==> v17 <==
## ALU
module ALU (
    input         clk,         
    input         rst,         
    input         i_vld,       
    input  [31:0] i_a,         
    input  [31:0] i_b,         
    input         opcode,      
    output reg [31:0] o_res,   
    output reg    o_res_vld,   
    output reg    overflow     
);
reg         i_vld_stage1;
reg [31:0]  i_a_stage1, i_b_stage1;
reg         opcode_stage1;
always @(posedge clk or posedge rst) begin
    if (rst) begin
        i_vld_stage1  <= 1'b0;
        i_a_stage1    <= 32'b0;
        i_b_stage1    <= 32'b0;
        opcode_stage1 <= 1'b0;
    end else begin
        i_vld_stage1  <= i_vld;
        i_a_stage1    <= i_a;
        i_b_stage1    <= i_b;
        opcode_stage1 <= opcode;
    end
end
reg         opcode_stage2, opcode_stage3, opcode_stage4;
always @(posedge clk or posedge rst) begin
    if (rst) begin
        opcode_stage2 <= 1'b0;
        opcode_stage3 <= 1'b0;
        opcode_stage4 <= 1'b0;
    end else begin
        opcode_stage2 <= opcode_stage1;
        opcode_stage3 <= opcode_stage2;
        opcode_stage4 <= opcode_stage3;
    end
end
wire [31:0] add_res, mul_res;
wire        add_vld, mul_vld;
wire        add_ovf,  mul_ovf;
adder_32bit adder_inst (
    .clk        (clk),
    .rst        (rst),
    .i_vld      (i_vld_stage1),
    .i_a        (i_a_stage1),
    .i_b        (i_b_stage1),
    .o_res      (add_res),
    .o_res_vld  (add_vld),
    .overflow   (add_ovf)
);
multiplier_32bit multiplier_inst (
    .clk        (clk),
    .rst        (rst),
    .i_vld      (i_vld_stage1),
    .i_a        (i_a_stage1),
    .i_b        (i_b_stage1),
    .o_res      (mul_res),
    .o_res_vld  (mul_vld),
    .overflow   (mul_ovf)
);
always @(posedge clk or posedge rst) begin
    if (rst) begin
        o_res     <= 32'b0;
        o_res_vld <= 1'b0;
        overflow  <= 1'b0;
    end else begin
        case (opcode_stage4)
            1'b0: begin   
  ...
Settings: LEC_CHECK=0, ABC_AREA=1, CAP_MARGIN=20, CORE_MARGIN=10, CORE_UTILIZATION=40, CTS_CLUSTER_DIAMETER=351, GPL_TIMING_DRIVEN=0, HOLD_SLACK_MARGIN=-0.04, PLACE_DENSITY=0.71, SLEW_MARGIN=30; clock period 10.1 ns.
run.sh (not shown) runs the stock make flow with config.mk's settings and CLKGATE_MAP_FILE=.
==> v8 (differences from v17) <==
ABC_AREA = not set   (was 1)
CORE_MARGIN = 2   (was 10)
CORE_UTILIZATION = 71   (was 40)
CTS_CLUSTER_DIAMETER = not set   (was 351)
GPL_ROUTABILITY_DRIVEN = 1   (was not set)
GPL_TIMING_DRIVEN = not set   (was 0)
HOLD_SLACK_MARGIN = -0.07   (was -0.04)
MAX_ROUTING_LAYER = met5   (was not set)
PLACE_DENSITY = not set   (was 0.71)
SETUP_SLACK_MARGIN = -0.18   (was not set)
SLEW_MARGIN = 20   (was 30)
==> flow/constraint.sdc (replaced) <==
create_clock -name core_clock -period 8.06 [get_ports {clk}]
set_input_delay 1.6120 -clock core_clock [delete_from_list [all_inputs] [get_ports {clk}]]
set_output_delay 1.6120 -clock core_clock [all_outputs]
set_load 0.01 [all_outputs]
==> impl_results.rst <==
Run summary
-----------

.. list-table::
   :header-rows: 1

   * - Metric
     - Value
   * - Peak clock frequency supported by timing
     - 119 MHz
   * - End of the worst register-to-register path
     - multiplier_inst.overflow_calc_r$_DFF_PP0_
   * - Vias per cell
     - 6.35
   * - Final-stage net count
     - ~5700
   * - Slowest cell delay on critical path
     - 0.67 ns
   * - Checks failing in the layout checks
     - negative setup slack
   * - Distinct cells, synth
     - 107
   * - Minimum setup slack in the final design
     - -0.362 ns
   * - Worst Clk Skew
     - 0.0411 ns
   * - Status
     - complete, but fails checks
   * - Largest net degree at the start of global routing
     - 154
   * - Count of tool warnings
     - 104
   * - Wire length of the first global-routing pass
     - 196 mm
   * - Most frequent CP cell
     - sky130_fd_sc_hd__fa_1
   * - Final setup viols
     - 32
The numbers above come from v8.

==> impl_results.rst <==
Run summary
-----------

.. list-table::
   :header-rows: 1

   * - Metric
     - Value
   * - Final-stage net count
     - 6768
   * - End of the worst register-to-register path
     - multiplier_inst.man_final_r[18]$_DFF_PP0_
   * - Slowest cell delay on critical path
     - 0.87 ns
   * - Count of tool warnings
     - 97
   * - Most frequent CP cell
     - sky130_fd_sc_hd__nand2_1
   * - Minimum setup slack in the final design
     - 0.538 ns
   * - Largest net degree at the start of global routing
     - 33
   * - Worst Clk Skew
     - between 0.05 and 0.06 ns
   * - Vias per cell
     - 5.20
   * - Status
     - finished clean
The numbers above come from v17.

